==> flow/design.v <==
module alu (input signed [10:0] regA, regB,  
				input [1:0] opcode,
				input clock, computestrobe,
				output reg signed[20:0] result,  
				output reg remain,  
				output reg [20:0] remainder  
				);
	reg [10:0] N, D;
	reg signed [20:0] res_t;
	reg [20:0] rem_t;
	reg signed [22:0] P;
	integer i;
	always @(posedge clock) begin
		if (computestrobe) begin
			res_t = result;
			rem_t = remainder; 
			remain <= 1'b0;
			case(opcode)
			2'b00 : begin 
				res_t = regA + regB;
			end
			2'b01 : begin
				res_t = regA - regB;
			end
			2'b10 : begin
				P = {{11{1'b0}}, regB, 1'b0};
				for (i = 11; i > 0; i = i-1) begin
					case (P [1:0]) 
						2'b01 : P[22:12] = P[22:12] + regA;
						2'b10 : P[22:12] = P[22:12] - regA;
						default: begin end
					endcase
					P = {P[22], P[22:1]};
				end
				res_t = P [21:1];
			end
			2'b11 : begin
				res_t = 21'd0;
				rem_t = 21'd0;
				N = (regA[10] == 1)? -regA: regA;
				D = (regB[10] == 1)? -regB: regB;
				if(D != 11'd0) begin  
					for (i = 10; i >= 0; i = i-1) begin
						rem_t = rem_t << 1;
						rem_t[0] = N[i];
						if (rem_t >= D) begin
							rem_t = rem_t - D;
							res_t[i] = 1'b1;
						end
					end
					if(regA[10] == 1'b1 && rem_t != 21'd0) begin  
						rem_t = D - rem_t;
						res_t = res_t + 1'b1;
					end
					res_t = ((regA[10] == 1)^(regB[10] == 1))? -res_t:res_t;
					remain <= 1'b1;
				end
			end
			default : begin	end
			endcase
			result <= res_t;
			remainder <= rem_t;
		end
	end
endmodule 
module bcdtobin (
	input [31:0] BCD,
	output reg signed [10:0] binout);
	reg signed [10:0] temp;
	always @ (*) begin
		temp = 11'd0;  
		if(BCD[3:0] < 4'b1010) begin  
			temp = temp + BCD[3:0];		
		end else if (BCD[3:0] == 4'b1110) begin  
			temp = -temp;  
		end
		if(BCD[7:4] < 4'b1010) begin  
			temp = temp + (11'd10*BCD[7:4]);		
		end else if (BCD[7:4] == 4'b1110) begin  
			temp = -temp;
		end
		if(BCD[11:8] < 4'b1010) begin  
			temp = temp + (11'd100 * BCD[11:8]);
		end else if (BCD[11:8] == 4'b1110) begin  
			temp = -temp;
		end
		if(BCD[15:12] == 4'b1110) begin  
			temp = -temp;
		end
		binout = temp;
	end
endmodule 
module bintobcd(input signed [20:0] bin,
						output reg [31:0] bcdnum);
		reg [51:0] masterreg;
		reg negative;
		integer i;
		always @(bin) begin
			masterreg = {52{1'b0}};
			negative = (bin[20] == 1)? 1'b1: 1'b0;
			masterreg[19:0] = (negative)? -bin[19:0]: bin[19:0];
			for (i = 0; i < 20; i = i + 1) begin
				if(masterreg[23:20] >= 4'd5 ) begin
				  masterreg[23:20] = masterreg[23:20] + 4'd3;
				end
				if(masterreg[27:24] >= 4'd5 ) begin
				  masterreg[27:24] = masterreg[27:24] + 4'd3;
				end
				if(masterreg[31:28] >= 4'd5 ) begin
				  masterreg[31:28] = masterreg[31:28] + 4'd3;
				end
				if(masterreg[35:32] >= 4'd5 ) begin
				  masterreg[35:32] = masterreg[35:32] + 4'd3;
				end
				if(masterreg[39:36] >= 4'd5 ) begin
				  masterreg[39:36] = masterreg[39:36] + 4'd3;
				end
				if(masterreg[43:40] >= 4'd5 ) begin
				  masterreg[43:40] = masterreg[43:40] + 4'd3;
				end
				if(masterreg[47:44] >= 4'd5 ) begin
				  masterreg[47:44] = masterreg[47:44] + 4'd3;
				end
				masterreg = masterreg << 1;
			end
			masterreg[51:48] = (negative)? 4'b1110 : 4'b1111;
			bcdnum = masterreg[51:20];
		end
	endmodule 
module numlength (input signed [20:0] binary_num,
	output reg [3:0]length);
reg signed [20:0] abs_num;
always @ (*) begin
	abs_num = (binary_num[20] == 1)? -binary_num: binary_num;
	length <= 3'd1;
	if (abs_num > 22'd9) length <= 3'd2;
	if (abs_num > 22'd99) length <= 3'd3;
	if (abs_num > 22'd999) length <= 3'd4;
	if (abs_num > 22'd9999) length <= 3'd5;
	if (abs_num > 22'd99999) length <= 3'd6;
end
endmodule
module resultformatter (input clock, remain,
					input [20:0] ALUresult, ALUremainder,
					output reg [31:0] formattedresult, 
					output reg [31:0] result_formem);
	wire [3:0] length_result, length_remainder;
	reg [31:0] temp_result, temp_result_1, temp_remainder;
	reg [3:0] result_used, result_used_1, remainder_used;
	wire [31:0] result_bcd, remainder_bcd;
	wire result_neg;
	numlength resultlength (.binary_num(ALUresult),
									.length(length_result));
	numlength remainderlength (.binary_num(ALUremainder),
										.length(length_remainder));
	bintobcd result_to_bcd(.bin(ALUresult),
									.bcdnum(result_bcd));
	bintobcd remainder_to_bcd(.bin(ALUremainder),
									.bcdnum(remainder_bcd));
	assign result_neg = ALUresult[20];
	integer i;
	reg [31:0] fr_t, fm_t;
	always @ (posedge clock) begin
		fr_t = formattedresult;
		result_used = 4'd0;
		remainder_used = 4'd0;
		temp_remainder = remainder_bcd;
		temp_result = result_bcd;
		for (i = 0; i < 8; i = i + 1) begin
			fr_t = fr_t >> 4;  
			if (remainder_used < length_remainder && remain) begin  
				fr_t[31:28] = temp_remainder[3:0];  
				temp_remainder = temp_remainder >> 4;  
				remainder_used = remainder_used + 1'd1;  
			end else if (remainder_used == length_remainder && remain) begin
				fr_t[31:28] = 4'b1010;  
				remainder_used = remainder_used + 1'd1;
			end else if (result_used < length_result) begin  
				fr_t[31:28] = temp_result[3:0];  
				temp_result = temp_result >> 4;  
				result_used = result_used + 1'd1;  
			end else if (result_used == length_result && result_neg == 1) begin  
				fr_t[31:28] = 4'b1110;  
				result_used = result_used + 1'd1;
			end else begin
				fr_t[31:28] = 4'b1111;  
			end
		end
		formattedresult <= fr_t;
	end
	always @ (posedge clock) begin
		fm_t = result_formem;
		result_used_1 = 3'd0;
		temp_result_1 = result_bcd;
		for (i = 0; i < 8; i = i + 1) begin
			fm_t = fm_t >> 4;
			if (result_used_1 < length_result && result_used_1 < 3'd3) begin  
				fm_t[31:28] = temp_result_1[3:0];
				temp_result_1 = temp_result_1 >> 4;
				result_used_1 = result_used_1 + 1'd1;
			end else begin
				fm_t[31:28] = 4'b1111;  
			end
		end
		result_formem <= fm_t;
	end
endmodule 
module control (input dig_in,
				input reset_in,
				input ex_in,
				input op_in,
				input bksp_in,
				input MS_in,
				input MR_in,
				input MC_in,
				input sub_in,
				input clock,
				input rst,
				output reg bksp_A,
				output reg bksp_B,
				output reg load_A,
				output reg load_B,
				output reg load_mem,
				output reg clear_mem,
				output reg load_A_mem,
				output reg load_B_mem,
				output reg load_op,
				output reg execute,
				output reg reset_out,
				output reg [1:0] display_select);
	parameter start = 0, op_A = 1, op_A_neg = 2, oprnd = 3, op_B = 4, op_B_neg = 5, result = 6;
	reg[2:0]state;
	always @(posedge clock) begin
		if (rst) state <= start;
		else case(state)
			start: begin
				if (sub_in) state <= op_A_neg;
				if (dig_in || MR_in) state <= op_A;
			end
			op_A: begin
				if(op_in) state <= oprnd;
				if(reset_in) state <= start;
			end
			op_A_neg: begin
				if (sub_in || bksp_in) state <= start;
				if (dig_in || MR_in) state <= op_A;
				if(reset_in) state <= start;
			end
			oprnd: begin
				if (sub_in) state <= op_B_neg;
				if(dig_in) state <= op_B;
				if(reset_in) state <= start;
			end
			op_B: begin
				if(ex_in) state <= result;
				if(reset_in) state <= start;
			end
			op_B_neg: begin
				if (sub_in || bksp_in) state <= oprnd;
				if (dig_in || MR_in) state <= op_B;
				if(reset_in) state <= start;
			end
			result: begin
				if (reset_in) state <= start;
			end
		endcase
	end
	always @(*) begin
		bksp_A <= 0;
		bksp_B <= 0;
		load_A <= 0;
		load_B <= 0;
		load_mem <= (MS_in)? 1'b1:1'b0;
		clear_mem <= (MC_in)? 1'b1:1'b0;
		load_A_mem <= 0;
		load_B_mem <= 0;
		load_op <= 0;
		execute <= 0;
		reset_out <= 0;
		case(state)
			start: begin
				if (MR_in) load_A_mem <=1;
				else if (sub_in || dig_in) load_A <= 1;
				else 	reset_out <= 1;
				display_select <= 2'b00;
			end
			op_A: begin
				if(dig_in) load_A <= 1;
				if(MR_in) load_A_mem <=1;
				if(bksp_in) bksp_A <= 1;
				if (op_in) load_op <= 1;
				display_select = 2'b00;
			end
			op_B: begin
				if(dig_in) load_B <= 1;
				if(MR_in) load_B_mem <=1;
				if(bksp_in) bksp_B <= 1;
				if(ex_in) execute <= 1;
				display_select = 2'b01;
			end
			op_A_neg: begin
				if(dig_in) load_A <= 1;
				if (sub_in || bksp_in) bksp_A <= 1'b1;
				if(MR_in) load_A_mem <=1;
				display_select = 2'b00;
			end
			op_B_neg: begin
				if(dig_in) load_B <= 1;
				if(MR_in) load_B_mem <=1;
				if (sub_in || bksp_in) bksp_B <= 1'b1;
				display_select = 2'b01;
			end
			oprnd: begin
				if (sub_in || dig_in) load_B <= 1'b1;
				display_select = 2'b01;
			end
			result: begin
				display_select = 2'b10;
			end
			default : begin
				display_select <= 2'b00;
			end
		endcase
	end
endmodule
module bcdreg (input clock,
			input rst,
			input [3:0] digit,
			input [31:0] mem,
			input load,
			input bksp,
			input clear,
			input load_mem,
			output reg [31:0] bcdreg
);
	reg [31:0] nxt;
	always @ (posedge clock) begin
			nxt = bcdreg;
			if (rst || clear) begin  
				nxt = {8{4'b1111}};
			end else if (load_mem) begin
				nxt = mem;
			end else if (bksp) begin
				nxt = nxt >> 4;
				nxt[31:28] = 4'b1111;
			end else if (load) begin
				if(nxt[11:8] == 4'b1110) begin 
					nxt[15:0] = nxt[15:0] << 4;
				end else begin
					nxt[11:0] = nxt[11:0] << 4;
				end
				nxt[3:0] = digit;
			end
		bcdreg <= nxt;
	end
endmodule 
module memreg (input clock,
			input rst,
			input [31:0] mem_input,
			input load,
			input clear,
			output reg [31:0] memreg
);
	always @ (posedge clock) begin
			if (rst || clear) begin
				memreg <= {{7{4'b1111}},4'b0000};
			end else if (load) begin
				memreg <= mem_input;
			end 
	end
endmodule 
module memmux (input [1:0] display_select,
					input [31:0] A, B, result,
					output reg [31:0] mem_input);
	always @(*) begin
		case (display_select)
			2'b00 : mem_input = A;
			2'b01 : mem_input = B;
			2'b10 : mem_input = result;
			default : mem_input = A;
		endcase
	end
endmodule 
module displaymux (input [1:0] display_select,
					input [31:0] reg_A, reg_B, reg_result,
					output reg [3:0] hex0_out, hex1_out, hex2_out, hex3_out, hex4_out, hex5_out, hex6_out, hex7_out);
	reg [31:0] selected_reg;
	always @(*) begin
		case (display_select)
			2'b00 : selected_reg = reg_A;
			2'b01 : selected_reg = reg_B;
			2'b10 : selected_reg = reg_result;
			default : selected_reg = reg_A;
		endcase
	 hex0_out = selected_reg[3:0];
	 hex1_out = selected_reg[7:4];
	 hex2_out = selected_reg[11:8];
	 hex3_out = selected_reg[15:12];
	 hex4_out = selected_reg[19:16];
	 hex5_out = selected_reg[23:20];
	 hex6_out = selected_reg[27:24];
	 hex7_out = selected_reg[31:28];
	end
endmodule 
module char_7seg( input [3:0] S,
						output reg [0:6] Display);
	always @(S)
	begin
		case (S)
		4'b0000  : Display <= 7'b0000001;  
		4'b0001  : Display <= 7'b1001111;  
		4'b0010  : Display <= 7'b0010010;  
		4'b0011  : Display <= 7'b0000110;  
		4'b0100  : Display <= 7'b1001100;  
		4'b0101  : Display <= 7'b0100100;  
		4'b0110  : Display <= 7'b0100000;  
		4'b0111  : Display <= 7'b0001111;  
		4'b1000  : Display <= 7'b0000000;  
		4'b1001  : Display <= 7'b0001100;  
		4'b1010  : Display <= 7'b1111010;  
		4'b1110  : Display <= 7'b1111110;  
		default  : Display <= 7'b1111111;  
		endcase
	end
endmodule
module inputhandler (
	input keystrobe,
	input [3:0] keycode,
	output dig_strobe,
	output reset_strobe,
	output ex_strobe,
	output op_strobe,
	output sub_strobe,
	output [3:0] dig_code,
	output [1:0] op_code);
assign dig_strobe = ((keycode < 4'b1010) && keystrobe)? 1'b1:1'b0;
assign reset_strobe = ((keycode == 4'b1010) && keystrobe)? 1'b1:1'b0;
assign ex_strobe = ((keycode == 4'b1011) && keystrobe)? 1'b1:1'b0;
assign op_strobe = ((keycode > 4'b1011) && keystrobe)? 1'b1:1'b0;
assign sub_strobe = ((keycode == 4'b1110) && keystrobe)? 1'b1:1'b0;
assign dig_code = keycode;
assign op_code = ~keycode[1:0];  
endmodule
module opreg (input load,
			input [1:0] op_code,
			input clock,
			output reg [1:0] operator);
	always @ (posedge clock) begin
		if(load)	operator <= op_code;
	end
endmodule 
module posedgetrigger (
		input clock,
		input rst,
		input signal,
		output strobe);
	reg signal_last;
	always @(posedge clock) begin
			if (rst) signal_last <= 1'b0;
			else signal_last <= signal;
	end
	assign strobe = (signal && ~signal_last)? 1'b1:1'b0;
endmodule 
module negedgetrigger (
		input clock,
		input rst,
		input signal,
		output strobe);
	reg signal_last;
	always @(posedge clock) begin
			if (rst) signal_last <= 1'b1;
			else signal_last <= signal;
	end
	assign strobe = (~signal && signal_last)? 1'b1:1'b0;
endmodule 
module PBhandler (
	input [3:0] KEY,
	input clock,
	input rst,
	output bksp_strobe,
	output MS_strobe,
	output MR_strobe,
	output MC_strobe);
negedgetrigger bksp (.clock(clock), .rst(rst), .signal(KEY[0]), .strobe(bksp_strobe));
negedgetrigger MS (.clock(clock), .rst(rst), .signal(KEY[1]), .strobe(MS_strobe));
negedgetrigger MR (.clock(clock), .rst(rst), .signal(KEY[2]), .strobe(MR_strobe));
negedgetrigger MC (.clock(clock), .rst(rst), .signal(KEY[3]), .strobe(MC_strobe));
endmodule
`default_nettype none
module calculator (input CLOCK_50,
							input RESET,
							input KEYPRESSED,
							input [3:0] KEYCODE,
							input [3:0] KEY,
							output [0:6] HEX0, HEX1, HEX2, HEX3, HEX4, HEX5, HEX6, HEX7
							);
		wire clockmain = CLOCK_50;
		wire rst = RESET;
		wire [3:0] keycode = KEYCODE;
		wire keystrobe;
		wire load_A, load_B;
		wire bksp_A, bksp_B;
		posedgetrigger keypressedge (.clock(clockmain), .rst(rst), .signal(KEYPRESSED), .strobe(keystrobe));
		wire dig_strobe, reset_strobe, ex_strobe, op_strobe, sub_strobe;
		wire [3:0] dig_code;
		wire [1:0] op_code;
		inputhandler keypad (
			.keystrobe(keystrobe),
			.keycode(keycode),
			.dig_strobe(dig_strobe),
			.reset_strobe(reset_strobe),
			.ex_strobe(ex_strobe),
			.op_strobe(op_strobe),
			.sub_strobe(sub_strobe),
			.dig_code(dig_code),
			.op_code(op_code)
		);
		wire bksp_strobe, MS_strobe, MR_strobe, MC_strobe;
		PBhandler PB (
			.KEY(KEY),
			.clock(clockmain),
			.rst(rst),
			.bksp_strobe(bksp_strobe),
			.MS_strobe(MS_strobe),
			.MR_strobe(MR_strobe),
			.MC_strobe(MC_strobe)
		);
		wire [1:0] display_select;
		wire load_op, reset_state, execute, load_A_mem, load_B_mem, load_mem, clear_mem;
		control FSM (
			.dig_in(dig_strobe),
			.reset_in(reset_strobe),
			.ex_in(ex_strobe),
			.op_in(op_strobe),
			.bksp_in(bksp_strobe),
			.MS_in(MS_strobe),
			.MR_in(MR_strobe),
			.MC_in(MC_strobe),
			.sub_in(sub_strobe),
			.clock(clockmain),
			.rst(rst),
			.bksp_A(bksp_A),
			.bksp_B(bksp_B),
			.load_A(load_A),
			.load_B(load_B),
			.load_mem(load_mem),
			.clear_mem(clear_mem),
			.load_A_mem(load_A_mem),
			.load_B_mem(load_B_mem),
			.load_op(load_op),
			.reset_out(reset_state),
			.execute(execute),  
			.display_select(display_select)
		);
		wire[31:0] reg_A, reg_B;
		wire [31:0] memory_selected, memory_stored;
		bcdreg operand_A (.clock(clockmain), .rst(rst),
							.digit(dig_code),
							.load(load_A),
							.bksp(bksp_A),
							.clear(reset_state),
							.bcdreg(reg_A),
							.mem(memory_stored),
							.load_mem(load_A_mem)
							);
		bcdreg operand_B (.clock(clockmain), .rst(rst),
							.digit(dig_code),
							.load(load_B),
							.bksp(bksp_B),
							.clear(reset_state),
							.bcdreg(reg_B),
							.mem(memory_stored),
							.load_mem(load_B_mem)
							);
		wire [1:0] operator;
		opreg op (.clock(clockmain),
			.load(load_op),
			.op_code(op_code),
			.operator(operator)
		);
		wire [10:0] reg_A_binary, reg_B_binary;
		wire [31:0] reg_result, reg_memresult;
		wire [20:0] result_bin, remainder_bin; 
		wire remain;
		bcdtobin reg_A_tobinary (.BCD(reg_A), .binout(reg_A_binary));
		bcdtobin reg_B_tobinary (.BCD(reg_B), .binout(reg_B_binary));
		alu alu_1 (.regA(reg_A_binary), 
					.regB(reg_B_binary),
					.opcode(operator),
					.clock(clockmain),
					.computestrobe(execute),
					.result(result_bin),
					.remain(remain),
					.remainder(remainder_bin));
		resultformatter resultformatter_1 (.clock(clockmain),
														.remain(remain),
														.ALUresult(result_bin),
														.ALUremainder(remainder_bin),
														.formattedresult(reg_result),
														.result_formem(reg_memresult));
		memmux memory_select (.display_select(display_select),
									.A(reg_A),
									.B(reg_B),
									.result(reg_memresult),
									.mem_input(memory_selected));
		memreg memory_register (.clock(clockmain), .rst(rst),
										.mem_input(memory_selected),
										.load(load_mem),
										.clear(clear_mem),
										.memreg(memory_stored));
		wire [3:0] hex0char_A, hex1char_A, hex2char_A, bcdneg_A;
		wire [3:0] hex0char_B, hex1char_B, hex2char_B, bcdneg_B;
		wire [3:0] hex0_out, hex1_out, hex2_out, hex3_out, hex4_out, hex5_out, hex6_out, hex7_out;
		displaymux displayMUX (.display_select(display_select),
								.reg_A(reg_A),
								.reg_B(reg_B),
								.reg_result(reg_result),
								.hex0_out(hex0_out), 
								.hex1_out(hex1_out), 
								.hex2_out(hex2_out), 
								.hex3_out(hex3_out), 
								.hex4_out(hex4_out), 
								.hex5_out(hex5_out), 
								.hex6_out(hex6_out), 
								.hex7_out(hex7_out)
								);
		char_7seg H0 (.S(hex0_out), .Display(HEX0));
		char_7seg H1 (.S(hex1_out), .Display(HEX1));
		char_7seg H2 (.S(hex2_out), .Display(HEX2));
		char_7seg H3 (.S(hex3_out), .Display(HEX3));
		char_7seg H4 (.S(hex4_out), .Display(HEX4));
		char_7seg H5 (.S(hex5_out), .Display(HEX5));
		char_7seg H6 (.S(hex6_out), .Display(HEX6));
		char_7seg H7 (.S(hex7_out), .Display(HEX7));
endmodule 
==> flow/run.sh <==
#!/bin/bash
# the make line also repeats each setting of config.mk as NAME=value (left out here)
make -C /OpenROAD-flow-scripts/flow DESIGN_CONFIG=/design/flow/config.mk WORK_HOME=/design/flow/orfs CLKGATE_MAP_FILE= finish
==> flow/config.mk <==
export PLATFORM = sky130hd
export DESIGN_NAME = calculator
export DESIGN_NICKNAME = calculator
export VERILOG_FILES = /design/flow/design.v
export SDC_FILE = /design/flow/constraint.sdc
export NUM_CORES = 4
export LEC_CHECK = 0
export ABC_AREA = 1
export CAP_MARGIN = 15
export CORE_MARGIN = 2
export CORE_UTILIZATION = 65
export CTS_CLUSTER_DIAMETER = 255
export MAX_ROUTING_LAYER = met4
export SLEW_MARGIN = 20
==> flow/constraint.sdc <==
create_clock -name core_clock -period 24.2 [get_ports {CLOCK_50}]
set_input_delay 4.8400 -clock core_clock [delete_from_list [all_inputs] [get_ports {CLOCK_50}]]
set_output_delay 4.8400 -clock core_clock [all_outputs]
set_load 0.01 [all_outputs]
==> summary.txt, run 1 <==
run results: Hold Buf Count CTS 0, post-route setup slack -5216 ps, Syn Area/Cell 5.721 µm², fp_density 0.6566, top post-synthesis cells by area ha_1 16%, nand2_1 16%, inv_1 11%, o21ai_0 8.2%, nand3_1 7.2%, Syn-to-layout area delta 28.54%, iteration tally of the first detailed-router pass 9, critical setup path kind reg2reg, element type at the critical path end flip-flop, largest net degree at the start of global routing around 72, post-synthesis simple-gate area fraction 0.3543, Clock transition at path regs 60 ps, die height 283.5 µm, ys cells 8,876, Core Util, Final 0.8440, OpenROAD warning count around 220, hold path depth 2, register share after synthesis 0.09442, Post-Synth Adder-Cell Area 0.1771, Core Region 0.07734 mm², final worst path period share 1.216, Cells after DPL 10.79k, chip area between 0.08 and 0.09 mm², minimum clock period 29,420 ps, # IOs 67, post-synthesis cell type count between 70 and 80, main flop type dfxtp_1, Rel. slew slack -0.2295, EDFF count, synth 45, Main logic family simple AND/OR/NAND/NOR gates, CTS tree yes, final setup violation count 42, DPL Wire Length 138,900 µm, Max-Cap Viols 1, Post-Route WL 203,000 µm, Mapped Cells 8,876, synthesis-stage register bit count 217, largest area contributor in the netlist ha_1, FF-to-FF End alu_1.result[16]$_DFFE_PP_, Hold Crit Start operand_B.bcdreg[29]$_SDFFE_PP1P_, buffer depth of the longest clock path 3, Inserted Clock Buffers 25, Hold Path Sink operand_B.bcdreg[29]$_SDFFE_PP1P_, SO Viols capacitance limit, slew limit, setup timing, Worst R2R Path Depth 187, commonest cells in the netlist 2,132 x nand2_1, 1,520 x inv_1, 880 x nor2_1, CTS sink count between 200 and 250, num rows slightly above 100, RePlAce Congestion 1.026, cell mode on critical path a21oi_2, hold_ws 490.9 ps, Reg2Reg Setup Slack -5220 ps, startpoint types flip-flop, number of antenna-violating nets in the routed design 0, Max H-tree Level 1, Chip Area, Yosys roughly 0.051 mm², worst-skew pair later-pin latency 580 ps, Req. time, crit path 24,480 ps, nets roughly 11k, Async S/R FF share, synth 0, critical path's top delay family simple AND/OR/NAND/NOR gates, Slowest-stage cell, CP xor2_1, drt first-iter violations between 7k and 8k, number of global-route vias before repair approximately 61k, port bufs 66, Slew @ Worst Pin roughly 1800 ps, Synth mux share 0.003178, xor+xnor area frac 0.05985, Die X 283.5 µm, Worst Path Max Fanout 9, RSZ-0062 raised after global routing true, GRT Total Usage 0.4433, Min-Delay Path Class reg2reg, status failed layout checks, peak per-stage delay on the critical path 850 ps, Crit path depth 187, r2r startpoint operand_A.bcdreg[1]$_SDFFE_PP1P_, total number of yosys warnings 14, clk_skew about 19 ps, cell with the most instances after synthesis nand2_1, Worst setup endpoint alu_1.result[16]$_DFFE_PP_, total number of vias 66.92k, # DRC 0, Final Hold Viols 0, DP Worst Slack -3141 ps, Top cell area share 0.1648, CP arrival 29,690 ps, final std cells w/o fill 11.11k, Root Buffer clkbuf_16, Final Max Slew Viols 3, Setup TNS -199,320 ps, Crit path buffers/inverters 31, DR vias/cell 6.024, mapped cell area between 0.05 and 0.06 mm², antenna violations before repair 6, Routed WL per cell 18.28 µm, f_max 34.00 MHz, grt ovf 0, CP startpoint operand_A.bcdreg[1]$_SDFFE_PP1P_, first-pass GRT wire length 291,400 µm, aoi share 0.1782
routing by layer:
layer / vias to the layer above / part of all wire / track usage
met5: - / 0 / -
li1: 31090 / - / -
met1: 29970 / 0.35 / 0.4848
met4: 0 / 0.098 / 0.3122
met3: 1523 / 0.11 / 0.06101
met2: 4330 / 0.44 / 0.7441
final cells by class:
cell class	instances	area, µm²
diodes	9	22.52
clock buffers	32	681.9
clock inverters	13	143.9
fillers	5127	12060
inverters	1565	5926
multi-input cells	6909	42040
flip-flops and latches	217	4802
well taps	1040	1301
repair buffers	1320	10340
repair inverters	3	18.77
per-stage QoR:
step                      instance area, µm²
final                                  65280
after global routing                   65270
after CTS                              63410
after detailed placement               60210
after global placement                 60210
after floorplan                        51760
what timing repair did:
| action | CTS | global route |
|---|---|---|
| hold endpoints to repair | 0 | 0 |
| resized | 251 | 296 |
| gates cloned | 6 | 0 |
| endpoints found under the setup margin | 42 | 42 |
| setup buffers | 173 | 95 |
| pin swaps | 174 | 174 |
==> inputs of run 2 (changes only) <==
Settings changed: CAP_MARGIN 15 to 20, CORE_UTILIZATION 65 to 72, CTS_CLUSTER_DIAMETER 255 to 306, MAX_ROUTING_LAYER met4 to unset, PLACE_DENSITY set to 0.38.
Clock period 24.2 ns to 33.3 ns, I/O delays scaled along.
==> run 2 against run 1 <==
Net effect: now clean on timing, DRC and antenna; fmax is 5.5% lower; final area down 18%; final cell count is 11% lower; non-clock buffer count fell by 1144; clock skew decreased by 8.3 ps; critical path depth rose by 6; flip-flop count unchanged; via count decreased by 13%; global-route usage decreased by 3.7 points.
==> summary.txt, run 2 <==
run results: antenna violations before repair 2, Hold Crit Start operand_B.bcdreg[29]$_SDFFE_PP1P_, cell mode on critical path nand2_1, status no timing/DRC/antenna violations, CTS sink count 217, ys cells 8,876, DP Worst Slack between 200 and 250 ps, Reg2Reg Setup Slack 2170 ps, Slowest-stage cell, CP dfxtp_1, hold path depth 2, DR vias/cell 5.911, Root Buffer clkbuf_16, element type at the critical path end flip-flop, hold_ws 489.8 ps, Post-Synth Adder-Cell Area 0.1771, critical setup path kind reg2reg, Crit path depth 193, # diodes 0, Rel. slew slack 0.2688, grt ovf 0, Hold Buf Count CTS 0, Synth mux share 0.003178, Syn-to-layout area delta 5.913%, DPL Wire Length 122,800 µm, CP startpoint operand_A.bcdreg[4]$_SDFFE_PP1P_, aoi share 0.1782, largest net degree at the start of global routing 78, storage element area 0.004796 mm², clk_skew between 10 and 15 ps, worst-skew pair later-pin latency 540 ps, Die X 269.6 µm, final setup violation count 0, critical path's top delay family simple AND/OR/NAND/NOR gates, startpoint types flip-flop, Worst R2R Path Depth 193, Syn Area/Cell 5.721 µm², Slew @ Worst Pin about 1100 ps, EDFF count, synth 45, nets roughly 9.6k, cell with the most instances after synthesis nand2_1, Max-Cap Viols 0, die height 269.6 µm, number of global-route vias before repair roughly 54k, Final Hold Viols 0, xor+xnor area frac 0.05985, r2r startpoint operand_A.bcdreg[4]$_SDFFE_PP1P_, Core Util, Final 0.7694, Clock transition at path regs around 70 ps, buffer depth of the longest clock path 3, Req. time, crit path 33,550 ps, number of antenna-violating nets in the routed design 0, total number of yosys warnings 14, Worst Path Max Fanout 33, Top cell area share 0.1648, Main logic family simple AND/OR/NAND/NOR gates, num rows 97, chip area 0.07267 mm², register share after synthesis 0.09442, Inserted Clock Buffers 23, OpenROAD warning count 213, main flop type dfxtp_1, mapped cell area between 0.05 and 0.06 mm², CTS tree yes, drt first-iter violations 5,766, minimum clock period 31,130 ps, top post-synthesis cells by area ha_1 16%, nand2_1 16%, inv_1 11%, o21ai_0 8.2%, nand3_1 7.2%, post-route setup slack 2174 ps, largest area contributor in the netlist ha_1, Chip Area, Yosys 0.05078 mm², CP arrival between 30,000 and 40,000 ps, Final Max Slew Viols 0, post-synthesis simple-gate area fraction 0.3543, port bufs around 66, post-synthesis cell type count 72, FF-to-FF End alu_1.result[16]$_DFFE_PP_, Async S/R FF share, synth 0, Mapped Cells just under 9k, peak per-stage delay on the critical path ~580 ps, iteration tally of the first detailed-router pass 9, total number of vias 58.21k, Worst setup endpoint alu_1.result[16]$_DFFE_PP_, Max H-tree Level 1, synthesis-stage register bit count 217, Post-Route WL 155,600 µm, Core Region 0.06991 mm², f_max about 32 MHz, Hold Path Sink operand_B.bcdreg[29]$_SDFFE_PP1P_, GRT Total Usage 0.4059, first-pass GRT wire length 251,800 µm, Crit path buffers/inverters 27, Setup TNS 0 ps, RePlAce Congestion 1.054, final worst path period share 0.9347, Comb area approximately 0.04 mm², Filler cells 5,714, # IOs 67, Min-Delay Path Class reg2reg, fp_density 0.7264, Routed WL per cell 15.79 µm, commonest cells in the netlist 2,132 x nand2_1, 1,520 x inv_1, 880 x nor2_1, # DRC 0
run 2: timing repair:
item / 4_1_cts / 5_1_grt
buffers inserted: 0 / 27
gates resized: 0 / 76
setup endpoints to repair: 0 / 42
run 2: final cells by class:
class | instances | share of cell area
Multi-Input combinational cell | 6909 | 0.7359
Inverter | 1565 | 0.1096
Sequential cell | 217 | 0.08917
Timing Repair Buffer | 176 | 0.02787
Tap cell | 940 | 0.02187
Clock buffer | 32 | 0.01284
Clock inverter | 10 | 0.002675
run 2: per-stage QoR:
stage	instance area, µm²	instances
6_report	53780	9849
5_1_grt	53780	9849
4_1_cts	53310	9821
3_5_place_dp	52480	9779
3_3_place_gp	52480	9779
2_1_floorplan	50850	8895
run 2: layer usage:
metal | GRT usage | up-vias | share of wire
met5 | 0 | - | 0.00026
met4 | 0.2499 | 4 | 0.070
met3 | 0.05495 | 683 | 0.085
met2 | 0.6955 | 2778 | 0.45
met1 | 0.4802 | 25940 | 0.39
li1 | - | 28810 | -
==> inputs of run 3 (changes only) <==
Settings changed: CELL_PAD_IN_SITES_GLOBAL_PLACEMENT set to 0, CORE_ASPECT_RATIO set to 1.08, CTS_CLUSTER_DIAMETER 306 to 53, PLACE_DENSITY 0.38 to 0.48, SETUP_SLACK_MARGIN set to 5.0, SLEW_MARGIN 20 to 0.
Clock period 33.3 ns to 71.7 ns, I/O delays scaled along.
==> run 3 against run 2 <==
Net effect: count of clock-buffer cells in the layout grew 4; still clean on timing, DRC and antenna; final area shrank 1.3%; final cell count decreased by 0.70%; critical path type unchanged; worst setup slack better by 32000 ps; flip-flop count is the same; fmax fell by 17%.
==> summary.txt, run 3 <==
run results: CP startpoint operand_A.bcdreg[3]$_SDFFE_PP1P_, # diodes 0, chip area 0.07267 mm², worst-skew pair later-pin latency 570 ps, # DRC 0, nets 9,544, cell with the most instances after synthesis nand2_1, Main logic family simple AND/OR/NAND/NOR gates, Clock transition at path regs ~60 ps, f_max approximately 27 MHz, port bufs 66, RSZ-0062 raised after global routing false, Max-Cap Viols 0, buffer depth of the longest clock path 3, Hold Buf Count CTS 0, total number of vias approximately 57k, DPL Wire Length around 120,000 µm, Post-Route WL 151,900 µm, Crit path buffers/inverters 30, CTS sink count 217, post_cts resized 0, Final Hold Viols 0, aoi share 0.1782, Filler cells between 6k and 7k, grt ovf 0, clk_skew 12.24 ps, Die X 259.6 µm, minimum clock period ~38,000 ps, register share after synthesis 0.09442, Synth mux share 0.003178, Worst R2R Path Depth 205, hold path depth 2, mapped cell area slightly above 0.05 mm², critical setup path kind reg2reg, DR vias/cell 5.876, fp_density 0.7253, Chip Area, Yosys 0.05078 mm², Core Region 0.07001 mm², largest net degree at the start of global routing ~65, Syn Area/Cell 5.721 µm², total number of yosys warnings 14, largest area contributor in the netlist ha_1, post-synthesis simple-gate area fraction 0.3543, main flop type dfxtp_1, Worst setup endpoint alu_1.remainder[18]$_SDFFCE_PP0P_, iteration tally of the first detailed-router pass 7, post-synthesis cell type count 72, Req. time, crit path 72,100 ps, Post-Synth Adder-Cell Area 0.1771, ys cells about 8.9k, Core Util, Final 0.7579, Root Buffer clkbuf_16, Max H-tree Level 1, r2r startpoint operand_A.bcdreg[3]$_SDFFE_PP1P_, RePlAce Congestion about 1.1, drt first-iter violations 4,878, Setup Buffers After CTS 0, synthesis-stage register bit count 217, Slowest-stage cell, CP nor3_1, Crit path depth 205, Hold Crit Start operand_B.bcdreg[30]$_SDFFE_PP1P_, Mapped Cells 8,876, Final Max Slew Viols 0, Inserted Clock Buffers 26, Async S/R FF share, synth 0, # IOs 67, FF-to-FF End alu_1.remainder[18]$_SDFFCE_PP0P_, CTS tree yes, GRT Total Usage 0.4009, Min-Delay Path Class reg2reg, number of global-route vias before repair 52.58k, num rows 101, die height 280.0 µm, Rel. slew slack 0.2553, number of antenna-violating nets in the routed design 0, first-pass GRT wire length 245,700 µm, peak per-stage delay on the critical path 600 ps, Setup TNS 0 ps, commonest cells in the netlist 2,132 x nand2_1, 1,520 x inv_1, 880 x nor2_1, startpoint types flip-flop, element type at the critical path end flip-flop, OpenROAD warning count 213, EDFF count, synth 45, top post-synthesis cells by area ha_1 16%, nand2_1 16%, inv_1 11%, o21ai_0 8.2%, nand3_1 7.2%, CP arrival about 38,000 ps, status no timing/DRC/antenna violations, Reg2Reg Setup Slack between 30,000 and 40,000 ps, Slew @ Worst Pin 1107 ps, final worst path period share 0.5241, xor+xnor area frac 0.05985, Routed WL per cell about 16 µm, Worst Path Max Fanout 36, critical path's top delay family AND-OR/OR-AND gates, Hold Path Sink operand_B.bcdreg[30]$_SDFFE_PP1P_, antenna violations before repair 1, Syn-to-layout area delta 4.487%, cell mode on critical path a21oi_1, Top cell area share 0.1648, final setup violation count 0
-- run 3: layout make-up --
class | instances | area [µm²] | share of cell area
multi-input cells | 6908 | 39340 | 0.7415
inverters | 1565 | 5874 | 0.1107
flip-flops and latches | 217 | 4795 | 0.09036
well taps | 927 | 1160 | 0.02186
repair buffers | 115 | 1028 | 0.01938
clock buffers | 36 | 728.2 | 0.01372
clock inverters | 12 | 130.1 | 0.002452
-- run 3: metal layers --
| metal | GRT usage | part of all wire | vias up |
|---|---|---|---|
| li1 | - | - | 28670 |
| met1 | 0.4575 | 0.39 | 25620 |
| met5 | 0 | 0.000086 | - |
| met4 | 0.2638 | 0.076 | 2 |
| met3 | 0.04670 | 0.079 | 636 |
| met2 | 0.7035 | 0.46 | 2537 |
-- run 3: stage by stage --
step	instance area, µm²	hold WS, ps	instances	worst slack, ps
floorplan	50850	437.9	8895	39710
global placement	52200	451.4	9732	36680
detailed placement	52200	464.1	9732	35160
CTS	53060	480.9	9780	34950
global route	53060	506.8	9780	29630
finish	53060	481.5	9780	34120
==> inputs of run 4 (changes only) <==
Settings changed: CELL_PAD_IN_SITES_GLOBAL_PLACEMENT 0 to 1, CORE_ASPECT_RATIO 1.08 to unset, CORE_MARGIN 2 to 3, CORE_UTILIZATION 72 to 65, PLACE_DENSITY 0.48 to unset.
Clock period 71.7 ns to 30.4 ns, I/O delays scaled along.
==> run 4 against run 3 <==
Net effect: the run now fails in 3_1_place_gp_skip_io; die area grew 12%; synthesized cell count stayed put; area after synthesis is the same.
==> summary.txt, run 4 <==
run metrics: Async S/R FF share, synth 0, total number of yosys warnings 14, top post-synthesis cells by area ha_1 16%, nand2_1 16%, inv_1 11%, o21ai_0 8.2%, nand3_1 7.2%, Synth mux share 0.003178, chip area 0.08152 mm², Post-Synth Adder-Cell Area 0.1771, Mapped Cells 8,876, register share after synthesis 0.09442, num rows 101, commonest cells in the netlist 2,132 x nand2_1, 1,520 x inv_1, 880 x nor2_1, last stage reached 3_1_place_gp_skip_io, post-synthesis cell type count 72, largest area contributor in the netlist ha_1, post-synthesis simple-gate area fraction 0.3543, mapped cell area 0.05078 mm², synthesis-stage register bit count 217, xor+xnor area frac 0.05985, status aborted with a tool error, Chip Area, Yosys 0.05078 mm², Core Region 0.07671 mm², Syn Area/Cell around 5.7 µm², ys cells 8,876, die height 285.5 µm, Top cell area share 0.1648, fp_density 0.6620, cell with the most instances after synthesis nand2_1, tool error [ERROR GPL-0301] Utilization 110.294 % exceeds 100%., EDFF count, synth 45, Die X 285.5 µm, aoi share 0.1782, Main logic family simple AND/OR/NAND/NOR gates, main flop type dfxtp_1
==> inputs of run 5 (changes only) <==
Settings changed: CORE_UTILIZATION 65 to 54, CTS_CLUSTER_DIAMETER 53 to 253, PLACE_DENSITY set to 0.48.
Clock period 30.4 ns to 36.6 ns, I/O delays scaled along.
==> run 5 against run 4 <==
Net effect: now clean on timing, DRC and antenna; die area is 20% higher; area after synthesis unchanged; synthesized cell count unchanged.
==> summary.txt, run 5 <==
run results: CTS sink count 217, OpenROAD warning count ~210, Worst Path Max Fanout 18, Async S/R FF share, synth 0, Worst R2R Path Depth between 150 and 200, xor+xnor area frac 0.05985, startpoint types flip-flop, status no timing/DRC/antenna violations, largest area contributor in the netlist ha_1, Post-Route WL 159,100 µm, nets 9,649, iteration tally of the first detailed-router pass 6, Final Max Slew Viols 0, Max-Cap Viols 0, Routed WL per cell about 16 µm, cell mode on critical path nand2_1, top post-synthesis cells by area ha_1 16%, nand2_1 16%, inv_1 11%, o21ai_0 8.2%, nand3_1 7.2%, Crit path buffers/inverters 26, Mapped Cells 8,876, Hold Buf Count CTS 0, DPL Wire Length 127,300 µm, clk_skew 12.65 ps, Req. time, crit path roughly 37,000 ps, r2r startpoint operand_A.bcdreg[7]$_SDFFE_PP1P_, register share after synthesis 0.09442, Worst setup endpoint alu_1.result[12]$_DFFE_PP_, Root Buffer clkbuf_16, synthesis-stage register bit count 217, Crit path depth 193, worst-skew pair later-pin latency approximately 550 ps, final worst path period share 0.8113, cell with the most instances after synthesis nand2_1, Setup TNS 0 ps, Slew @ Worst Pin 1178 ps, Post-Synth Adder-Cell Area 0.1771, RSZ-0062 raised after global routing false, final setup violation count 0, fp_density 0.5490, Syn Area/Cell 5.721 µm², number of antenna-violating nets in the routed design 0, DR vias/cell 5.500, buffer depth of the longest clock path 3, RePlAce Congestion 0.9664, Slowest-stage cell, CP ha_1, num rows around 110, hold path depth 2, Top cell area share 0.1648, main flop type dfxtp_1, FF-to-FF End alu_1.result[12]$_DFFE_PP_, total number of vias 56.09k, drt first-iter violations 4,494, Final Hold Viols 0, Inserted Clock Buffers 24, Core Util, Final 0.5951, total number of yosys warnings 14, ys cells 8,876, largest net degree at the start of global routing 65, aoi share 0.1782, Chip Area, Yosys 0.05078 mm², design area around 0.055 mm², Hold Path Sink operand_B.bcdreg[21]$_SDFFE_PP1P_, Min-Delay Path Class reg2reg, Clock transition at path regs approximately 60 ps, # IOs 67, Die X between 300 and 400 µm, minimum clock period 29,690 ps, placed cell area 0.05265 mm², CP arrival 29,950 ps, critical setup path kind reg2reg, post-synthesis cell type count 72, peak per-stage delay on the critical path 520 ps, Syn-to-layout area delta 8.404%, Synth mux share 0.003178, mapped cell area 0.05078 mm², chip area 0.09776 mm², commonest cells in the netlist 2,132 x nand2_1, 1,520 x inv_1, 880 x nor2_1, GRT Total Usage 0.3068, antenna violations before repair 0, Core Region between 0.09 and 0.1 mm², grt ovf 0, number of global-route vias before repair around 50k, element type at the critical path end flip-flop, Rel. slew slack 0.2150, CTS tree yes, Reg2Reg Setup Slack 6910 ps, Max H-tree Level 1, CP startpoint operand_A.bcdreg[7]$_SDFFE_PP1P_, post-synthesis simple-gate area fraction 0.3543, EDFF count, synth between 40 and 50, first-pass GRT wire length 253,300 µm, # DRC 0, Main logic family simple AND/OR/NAND/NOR gates, port bufs 66, f_max 33.68 MHz, Filler cells 9,575, # diodes 0, critical path's top delay family simple AND/OR/NAND/NOR gates, die height 312.7 µm, Hold Crit Start operand_B.bcdreg[21]$_SDFFE_PP1P_
## run 5: stage by stage
step | setup slack [ps] | hold WS [ps] | instances
global route | 4619 | 500.6 | 10200
global placement | 2239 | 453.1 | 10050
detailed placement | 1279 | 460.2 | 10050
floorplan | 5076 | 437.9 | 8895
CTS | 5054 | 475.2 | 10120
finish | 6906 | 471.6 | 10200
## run 5: final cells by class
class	instances	area [µm²]	area share
clock buffer	32	670.6	0.01218
clock inverter	11	152.6	0.002773
inverter	1565	5936	0.1078
multi-input combinational	6917	40120	0.7288
sequential	217	4802	0.08723
tap	1243	1555	0.02825
timing repair buffer	211	1798	0.03266
timing repair inverter	2	15.01	0.0002727
## run 5: timing repair
item / 4_1_cts / 5_1_grt
endpoints found under the setup margin: 42 / 42
cloned: 2 / 9
buffers inserted: 22 / 66
pin swaps: 11 / 54
gates resized: 44 / 158
## run 5: routing by layer
metal	up-vias	GRT usage	wire length (µm)
met5	-	0	0
met4	0	0.1266	7231
met3	349	0.02129	8452
met2	1628	0.5380	73910
met1	25180	0.3890	69540
li1	28930	-	-
==> inputs of run 6 (changes only) <==
Settings changed: CELL_PAD_IN_SITES_GLOBAL_PLACEMENT 1 to unset, CORE_MARGIN 3 to 2, CORE_UTILIZATION 54 to 40, CTS_CLUSTER_DIAMETER 253 to unset, PLACE_DENSITY 0.48 to unset, SETUP_SLACK_MARGIN 5.0 to unset, SLEW_MARGIN 0 to 20.
Clock period 36.6 ns to 22.0 ns, I/O delays scaled along.
==> run 6 against run 5 <==
Net effect: register-to-register slack got worse by 11000 ps; fmax increased by 12%; worst setup slack got worse by 11000 ps; via count increased by 7.6%; synthesized cell count unchanged; largest cell class unchanged; utilization decreased by 7.2 points; the layout now fails its checks (setup timing); clock skew increased by 23 ps.
==> summary.txt, run 6 <==
run results: critical path's top delay family AND-OR/OR-AND gates, Slowest-stage cell, CP fa_2, RSZ-0062 raised after global routing true, Hold Buf Count CTS 0, critical setup path kind reg2reg, element type at the critical path end flip-flop, # IOs about 67, OpenROAD warning count 214, # DRC 0, EDFF count, synth 45, cell with the most instances after synthesis nand2_1, Routed WL per cell 15.00 µm, post-synthesis simple-gate area fraction 0.3543, Clock transition at path regs 60 ps, Max-Cap Viols 0, f_max 37.76 MHz, nets 10.77k, mapped cell area ~0.051 mm², DR vias/cell between 5 and 6, total number of vias slightly above 60k, routed wl met3 6721 µm, SO Viols setup timing, top sig layer met4, number of global-route vias before repair 56.69k, num rows 130, Die X 360.3 µm, drt first-iter violations approximately 3.9k, clk_skew 35.24 ps, Inserted Clock Buffers 27, Hold Crit Start operand_B.bcdreg[20]$_SDFFE_PP1P_, startpoint types flip-flop, r2r startpoint operand_A.bcdreg[1]$_SDFFE_PP1P_, grt ovf 0, worst-skew pair later-pin latency 590 ps, main flop type dfxtp_1, Rel. slew slack 0.2654, iteration tally of the first detailed-router pass 6, post-route setup slack -4483 ps, FF-to-FF End alu_1.remainder[19]$_SDFFCE_PP0P_, GRT Total Usage 0.2574, Slew @ Worst Pin between 1000 and 1500 ps, RePlAce Congestion 0.9432, Routed met1 length around 75,000 µm, Post-Synth Adder-Cell Area 0.1771, minimum clock period around 26,000 ps, final setup violation count 42, antenna violations before repair 1, Root Buffer clkbuf_16, Worst Path Max Fanout 8, first-pass GRT wire length 280,400 µm, CTS sink count roughly 220, Main logic family simple AND/OR/NAND/NOR gates, Final Max Slew Viols 0, Hold Path Sink operand_B.bcdreg[20]$_SDFFE_PP1P_, cell mode on critical path a21oi_2, Reg2Reg Setup Slack -4480 ps, Crit path buffers/inverters 42, Final Hold Viols 0, chip area 0.1298 mm², Crit path depth roughly 210, hold path depth 2, CP startpoint operand_A.bcdreg[1]$_SDFFE_PP1P_, Chip Area, Yosys between 0.05 and 0.06 mm², total number of yosys warnings 14, Syn Area/Cell 5.721 µm², CP arrival around 27,000 ps, Worst setup endpoint alu_1.remainder[19]$_SDFFCE_PP0P_, fp_density 0.4039, post-synthesis cell type count slightly above 70, Min-Delay Path Class reg2reg, largest net degree at the start of global routing 65, Core Region 0.1257 mm², buffer depth of the longest clock path 3, ys cells between 8k and 9k, peak per-stage delay on the critical path 540 ps, largest area contributor in the netlist ha_1, DPL Wire Length 140,400 µm, die height 360.3 µm, Req. time, crit path 22,410 ps, Mapped Cells 8,876, xor+xnor area frac 0.05985, status failed layout checks, top post-synthesis cells by area ha_1 16%, nand2_1 16%, inv_1 11%, o21ai_0 8.2%, nand3_1 7.2%, placed cell area 0.06120 mm², port bufs approximately 66, routed wl met2 86,050 µm, Max H-tree Level 1, register share after synthesis 0.09442, CTS tree yes, Post-Route WL 175,900 µm, Synth mux share 0.003178, Async S/R FF share, synth 0, number of antenna-violating nets in the routed design 0, synthesis-stage register bit count 217, final worst path period share 1.204, Syn-to-layout area delta 29.55%, design area 0.06579 mm², Worst R2R Path Depth ~210, Top cell area share 0.1648, aoi share 0.1782, # diodes 0, commonest cells in the netlist 2,132 x nand2_1, 1,520 x inv_1, 880 x nor2_1
==> run 6: area by class of cell <==
cell class	count	area, µm²
timing repair buffer	1333	10440
clock inverter	15	193.9
clock buffer	34	732.0
timing repair inverter	2	13.76
multi-input combinational	6910	41630
sequential	217	4801
inverter	1565	5919
tap	1650	2064
fill	12770	59950
==> run 6: routing by layer <==
metal / global-route usage / vias up
met5: 0 / -
met4: 0.1002 / 0
met3: 0.01362 / 354
met2: 0.4744 / 1431
met1: 0.3113 / 27480
li1: - / 31110
==> run 6: stage by stage <==
stage	std cells	hold WS [ps]	setup slack (ps)	util	TNS (ps)
floorplan	8895	437.9	-6138	-	-236950
global placement	11440	452.2	-4749	0.4868	-188050
detailed placement	11440	461.4	-5509	0.4868	-219020
CTS	11660	477.1	-4010	0.5107	-155800
global route	11730	491.9	-6290	0.5232	-250100
finish	11730	475.3	-4483	0.5232	-177180
==> run 6: timing repair <==
item | CTS | global route
endpoints found under the setup margin | 42 | 44
pin swaps | 146 | 159
setup buffers | 171 | 67
gates resized | 191 | 247
gates cloned | 3 | 5
==> inputs of run 7 (changes only) <==
Settings changed: CELL_PAD_IN_SITES_GLOBAL_PLACEMENT set to 1, CORE_MARGIN 2 to 3, CORE_UTILIZATION 40 to 54, CTS_CLUSTER_DIAMETER set to 253, PLACE_DENSITY set to 0.48, SETUP_SLACK_MARGIN set to -0.66, SLEW_MARGIN 20 to 40.
Clock period 22.0 ns to 22.3 ns, I/O delays scaled along.
==> run 7 against run 6 <==
Net effect: first-iteration DRC count grew 19%; still fails the layout checks on setup timing; hold slack about the same; fmax shrank 2.0%.
==> summary.txt, run 7 <==
run results: status failed layout checks, SO Viols setup timing, EDFF count, synth 45, Core Region about 0.092 mm², design area roughly 0.064 mm², critical setup path kind reg2reg, Final Max Slew Viols 0, drt first-iter violations between 4k and 5k, r2r startpoint operand_A.bcdreg[7]$_SDFFE_PP1P_, Async S/R FF share, synth 0, # IOs 67, f_max 37.01 MHz, Final Hold Viols 0, Die X between 300 and 400 µm, CP startpoint operand_A.bcdreg[7]$_SDFFE_PP1P_, Clock transition at path regs around 60 ps, minimum clock period about 27,000 ps, port bufs 66, mapped cell area just over 0.05 mm², post-synthesis cell type count a little over 70, clk_skew 26.56 ps, CTS tree yes, CTS sink count 217, xor+xnor area frac 0.05985, antenna violations before repair 0, nets about 11k, Worst setup endpoint alu_1.remainder[20]$_SDFFCE_PP0P_, top post-synthesis cells by area ha_1 16%, nand2_1 16%, inv_1 11%, o21ai_0 8.2%, nand3_1 7.2%, Slowest-stage cell, CP fa_2, total number of yosys warnings 14, worst-skew pair later-pin latency 560 ps, element type at the critical path end flip-flop, final worst path period share 1.212, Min-Delay Path Class reg2reg, post-route setup slack -4718 ps, ys cells just under 9k, cell mode on critical path a21oi_2, Crit path depth roughly 190, post-synthesis simple-gate area fraction 0.3543, grt ovf 0, final setup violation count 42, peak per-stage delay on the critical path 440 ps, Hold Crit Start operand_B.bcdreg[21]$_SDFFE_PP1P_, Synth mux share 0.003178, # diodes 0, largest area contributor in the netlist ha_1, FF-to-FF End alu_1.remainder[20]$_SDFFCE_PP0P_, RSZ-0062 raised after global routing true, Syn-to-layout area delta 26.37%, CP arrival 27,410 ps, die height 312.7 µm, largest net degree at the start of global routing 77, number of global-route vias before repair between 50k and 60k, Routed WL per cell 15.63 µm, Syn Area/Cell 5.721 µm², Worst Path Max Fanout 7, DP Worst Slack -5169 ps, iteration tally of the first detailed-router pass 6, Hold Path Sink operand_B.bcdreg[21]$_SDFFE_PP1P_, total number of vias around 60k, DR vias/cell 5.486, fp_density 0.5490, Max H-tree Level 1, Filler cells 8,397, # DRC 0, aoi share 0.1782, Post-Synth Adder-Cell Area 0.1771, Rel. slew slack 0.4283, Req. time, crit path 22,690 ps, RePlAce Congestion 0.9991, commonest cells in the netlist 2,132 x nand2_1, 1,520 x inv_1, 880 x nor2_1, first-pass GRT wire length 273,000 µm, Root Buffer clkbuf_16, Worst R2R Path Depth 194, DPL Wire Length 135,900 µm, synthesis-stage register bit count about 220, Main logic family simple AND/OR/NAND/NOR gates, Inserted Clock Buffers 24, Mapped Cells 8,876, Hold Buf Count CTS 0, placed cell area between 0.06 and 0.07 mm², num rows 111, Chip Area, Yosys 0.05078 mm², register share after synthesis 0.09442, Crit path buffers/inverters 34, critical path's top delay family AND-OR/OR-AND gates, startpoint types flip-flop, main flop type dfxtp_1, number of antenna-violating nets in the routed design 0, GRT Total Usage 0.3310, buffer depth of the longest clock path 3, Top cell area share 0.1648, cell with the most instances after synthesis nand2_1, Setup TNS -181,790 ps, Max-Cap Viols 0, hold path depth 2, Slew @ Worst Pin 857.5 ps, Reg2Reg Setup Slack -4720 ps, OpenROAD warning count ~220, chip area roughly 0.098 mm², Post-Route WL 174,800 µm
[run 7: layout make-up]
type,instances,area (µm²),area share
sequential,217,4805,0.07487
clock inverter,11,97.59,0.001521
timing repair inverter,2,16.27,0.0002535
tap,1243,1555,0.02424
timing repair buffer,1208,9457,0.1474
inverter,1565,5922,0.09228
clock buffer,33,708.2,0.01104
multi-input combinational,6910,41610,0.6484
[run 7: routing by layer]
metal,GRT usage,part of all wire
met4,0.1513,0.058
met2,0.5811,0.47
met5,0,0
met1,0.4114,0.41
met3,0.02645,0.062
[run 7: timing repair]
item	CTS	global route
buffers inserted	59	90
gates resized	131	303
cloned	4	2
setup endpoints to repair	42	42
pin swaps	83	206
[run 7: per-stage QoR]
step,hold WS [ps],util,instances
2_1_floorplan,437.9,-,8895
3_3_place_gp,447.3,0.6538,11000
3_5_place_dp,459.7,0.6540,11000
4_1_cts,474.0,0.6737,11110
5_1_grt,509.1,0.6938,11190
6_report,475.0,0.6938,11190
==> inputs of run 8 (changes only) <==
Settings changed: CELL_PAD_IN_SITES_GLOBAL_PLACEMENT 1 to unset, CORE_MARGIN 3 to 2, CORE_UTILIZATION 54 to 71, CTS_CLUSTER_DIAMETER 253 to 256, PLACE_DENSITY 0.48 to unset, SETUP_SLACK_MARGIN -0.66 to -2.0, SLEW_MARGIN 40 to 20.
Clock period 22.3 ns to 33.8 ns, I/O delays scaled along.
==> run 8 against run 7 <==
Net effect: the run now finishes clean; sequential share of layout area is 1.5 points higher; count of clock-buffer cells in the layout is 2 lower.
==> summary.txt, run 8 <==
run results: status no timing/DRC/antenna violations, num rows 98, Worst setup endpoint alu_1.result[16]$_DFFE_PP_, critical path's top delay family simple AND/OR/NAND/NOR gates, hold_ws between 400 and 500 ps, OpenROAD warning count 213, antenna violations before repair 2, Hold Crit Start operand_B.bcdreg[30]$_SDFFE_PP1P_, peak per-stage delay on the critical path 600 ps, minimum clock period 32,480 ps, element type at the critical path end flip-flop, Rel. slew slack 0.2133, Final Max Slew Viols 0, Synth mux share 0.003178, Syn-to-layout area delta 5.199%, CP startpoint operand_A.bcdreg[7]$_SDFFE_PP1P_, Mapped Cells 8,876, Hold Path Sink operand_B.bcdreg[30]$_SDFFE_PP1P_, GRT Total Usage 0.3981, FF-to-FF End alu_1.result[16]$_DFFE_PP_, CTS tree yes, CTS sink count 217, EDFF count, synth 45, Max-Cap Viols 0, synthesis-stage register bit count 217, Post-Synth Adder-Cell Area 0.1771, Core Region 0.07112 mm², Routed WL per cell between 15 and 20 µm, Filler cells 6,128, grt ovf 0, largest net degree at the start of global routing between 60 and 70, Crit path buffers/inverters 28, f_max 30.79 MHz, Slowest-stage cell, CP a21oi_2, total number of vias 57.94k, placed cell area 0.05240 mm², r2r startpoint operand_A.bcdreg[7]$_SDFFE_PP1P_, top post-synthesis cells by area ha_1 16%, nand2_1 16%, inv_1 11%, o21ai_0 8.2%, nand3_1 7.2%, mapped cell area between 0.05 and 0.06 mm², Slew @ Worst Pin between 1000 and 1500 ps, number of antenna-violating nets in the routed design 0, largest area contributor in the netlist ha_1, Reg2Reg Setup Slack 1320 ps, final setup violation count 0, # IOs about 67, worst-skew pair later-pin latency about 550 ps, Post-Route WL 154,200 µm, DR vias/cell 5.891, Crit path depth 198, nets 9,579, iteration tally of the first detailed-router pass 11, Die X between 200 and 300 µm, DPL Wire Length 122,400 µm, register share after synthesis 0.09442, clk_skew 11.51 ps, chip area between 0.07 and 0.08 mm², Max H-tree Level 1, commonest cells in the netlist 2,132 x nand2_1, 1,520 x inv_1, 880 x nor2_1, port bufs 66, fp_density 0.7140, number of global-route vias before repair 53.45k, Worst R2R Path Depth 198, Chip Area, Yosys 0.05078 mm², main flop type dfxtp_1, post-synthesis simple-gate area fraction 0.3543, CP arrival around 33,000 ps, Hold Buf Count CTS 0, Root Buffer clkbuf_16, die height 271.4 µm, aoi share 0.1782, RePlAce Congestion 1.035, Inserted Clock Buffers 23, Worst Path Max Fanout 18, Main logic family simple AND/OR/NAND/NOR gates, ys cells 8,876, cell with the most instances after synthesis nand2_1, total number of yosys warnings 14, Clock transition at path regs 60 ps, startpoint types flip-flop, post-synthesis cell type count between 70 and 80, Final Hold Viols 0, Syn Area/Cell 5.721 µm², Min-Delay Path Class reg2reg, Async S/R FF share, synth 0, Top cell area share 0.1648, buffer depth of the longest clock path 3, critical setup path kind reg2reg, design area around 0.053 mm², drt first-iter violations 5,386, Req. time, crit path approximately 34,000 ps, final worst path period share 0.9609, cell mode on critical path nand2_1, Core Util, Final 0.7512, first-pass GRT wire length 249,700 µm, # DRC 0, Setup TNS 0 ps, xor+xnor area frac 0.05985, hold path depth 2
==> run 8: cell type report <==
cell class,count,area (µm²),share of cell area
antenna,1,2.502,0.00004684
sequential,217,4795,0.08975
clock inverter,11,132.6,0.002483
clock buffer,31,635.6,0.01190
tap,950,1189,0.02225
inverter,1565,5894,0.1103
timing repair buffer,151,1319,0.02469
multi-input combinational,6910,39450,0.7385
==> run 8: stage by stage <==
| stage | setup WS [ps] | std cells |
|---|---|---|
| global route | -1979 | 9835 |
| global placement | 1627 | 9777 |
| floorplan | 1811 | 8895 |
| CTS | 246.4 | 9819 |
| finish | 1320 | 9836 |
| detailed placement | 383.9 | 9777 |
==> run 8: layer usage <==
metal	global-route usage	vias to the layer above	wire [µm]
met5	0	-	13
met4	0.2293	2	9902
met3	0.04839	577	12530
met2	0.6892	2539	70360
met1	0.4744	26060	61380
li1	-	28770	-
==> run 8: timing repair <==
item | 4_1_cts | 5_1_grt
endpoints found under the setup margin | 0 | 42
hold endpoints to repair | 0 | 0
buffers inserted | 0 | 13
resized | 0 | 33
==> inputs of run 9 (changes only) <==
Settings changed: CORE_UTILIZATION 71 to 64, CTS_CLUSTER_DIAMETER 256 to unset, CTS_CLUSTER_SIZE set to 99, PLACE_DENSITY set to 0.38, SETUP_SLACK_MARGIN -2.0 to unset.
Clock period 33.8 ns to 24.5 ns, I/O delays scaled along.
==> run 9 against run 8 <==
Net effect: the layout now fails its checks (setup timing); worst setup slack got worse by 5400 ps; count of clock-buffer cells in the layout rose by 4; routed wire length rose by 19%; final cell count rose by 13%; register-to-register slack got worse by 5400 ps; non-clock buffer count rose by 1136; fmax rose by 14%; critical path type unchanged; critical endpoint is now alu_1.result[20]$_DFFE_PP_.
==> summary.txt, run 9 <==
run results: status failed layout checks, SO Viols setup timing, Rel. slew slack 0.1772, DR vias/cell 5.800, DP Worst Slack -2959 ps, Max H-tree Level 1, die height ~290 µm, num rows about 100, Top cell area share 0.1648, GRT Total Usage 0.4056, Setup TNS -159,940 ps, Crit path buffers/inverters 35, Reg2Reg Setup Slack -4070 ps, Slew @ Worst Pin 1233 ps, grt ovf 0, Max-Cap Viols 0, Mapped Cells approximately 9k, Final Hold Viols 0, minimum clock period 28,570 ps, Die X between 200 and 300 µm, Post-Route WL 183,700 µm, Chip Area, Yosys 0.05078 mm², register share after synthesis 0.09442, worst-skew pair later-pin latency roughly 540 ps, final worst path period share 1.166, routed wl met3 15,960 µm, Hold Crit Start operand_B.bcdreg[21]$_SDFFE_PP1P_, CP startpoint operand_A.bcdreg[1]$_SDFFE_PP1P_, first-pass GRT wire length 279,500 µm, Worst R2R Path Depth 204, Worst setup endpoint alu_1.result[20]$_DFFE_PP_, ys cells 8,876, drt first-iter violations 6,420, nets 10.72k, largest area contributor in the netlist ha_1, # diodes 0, CP arrival 28,820 ps, Core Util, Final 0.8177, r2r startpoint operand_A.bcdreg[1]$_SDFFE_PP1P_, Worst Path Max Fanout 8, top sig layer met4, main flop type dfxtp_1, Hold Path Sink operand_B.bcdreg[21]$_SDFFE_PP1P_, # DRC 0, cell mode on critical path a21oi_2, Routed WL per cell 16.60 µm, CTS sink count ~220, mapped cell area 0.05078 mm², Syn Area/Cell 5.721 µm², FF-to-FF End alu_1.result[20]$_DFFE_PP_, Core Region 0.07874 mm², Slowest-stage cell, CP fa_1, critical path's top delay family simple AND/OR/NAND/NOR gates, port bufs 66, RePlAce Congestion 1.025, final setup violation count 42, largest net degree at the start of global routing 65, xor+xnor area frac 0.05985, # IOs 67, Syn-to-layout area delta 26.79%, clk_skew 17.23 ps, total number of vias 64.21k, RSZ-0062 raised after global routing true, Root Buffer clkbuf_16, critical setup path kind reg2reg, Main logic family simple AND/OR/NAND/NOR gates, f_max 35.00 MHz, Inserted Clock Buffers 22, CTS tree yes, Final Max Slew Viols 0, Min-Delay Path Class reg2reg, chip area 0.08162 mm², Filler cells 5,689, Async S/R FF share, synth 0, aoi share 0.1782, commonest cells in the netlist 2,132 x nand2_1, 1,520 x inv_1, 880 x nor2_1, DPL Wire Length 134,000 µm, post-synthesis cell type count 72, iteration tally of the first detailed-router pass 7, number of global-route vias before repair between 50k and 60k, number of antenna-violating nets in the routed design 0, top post-synthesis cells by area ha_1 16%, nand2_1 16%, inv_1 11%, o21ai_0 8.2%, nand3_1 7.2%, OpenROAD warning count 216, EDFF count, synth 45, post-route setup slack -4070 ps, antenna violations before repair 1, hold path depth 2, routed wl met2 81,820 µm, startpoint types flip-flop, post-synthesis simple-gate area fraction 0.3543, cell with the most instances after synthesis nand2_1, total number of yosys warnings 14, peak per-stage delay on the critical path 470 ps, buffer depth of the longest clock path 3, Req. time, crit path 24,750 ps, Routed met1 length 69,910 µm, Clock transition at path regs about 70 ps, Post-Synth Adder-Cell Area 0.1771, Synth mux share 0.003178, synthesis-stage register bit count 217, element type at the critical path end flip-flop, Crit path depth 204, fp_density 0.6449
## run 9: metrics by stage
step                      cell area [µm²]  hold WS (ps)  instances
final                               64390         493.0      11070
after global routing                64390         489.8      11070
after CTS                           62930         477.8      11010
after floorplan                     51760         437.9       8895
after global placement              60070         453.5      10780
after detailed placement            60070         463.1      10780
## run 9: routing by layer
| metal | global-route usage | up-vias |
|---|---|---|
| met3 | 0.05072 | 1021 |
| met2 | 0.6839 | 3212 |
| li1 | - | 31020 |
| met5 | 0 | - |
| met4 | 0.2893 | 0 |
| met1 | 0.4769 | 28960 |
## run 9: final cells by class
cell class                 instances  area [µm²]  area share
multi-input combinational       6909       41630      0.6466
timing repair buffer            1287       10030      0.1558
inverter                        1565        5918     0.09191
sequential                       217        4806     0.07464
tap                             1050        1314     0.02040
clock buffer                      35       619.3    0.009619
clock inverter                     4       41.29   0.0006413
timing repair inverter             3       22.52   0.0003498
## run 9: what timing repair did
| item | 4_1_cts | 5_1_grt |
|---|---|---|
| cloned | 4 | 1 |
| gates resized | 206 | 230 |
| hold buffers | 0 | 0 |
| endpoints found under the setup margin | 42 | 42 |
| setup buffers | 186 | 64 |
| pin swaps | 165 | 136 |
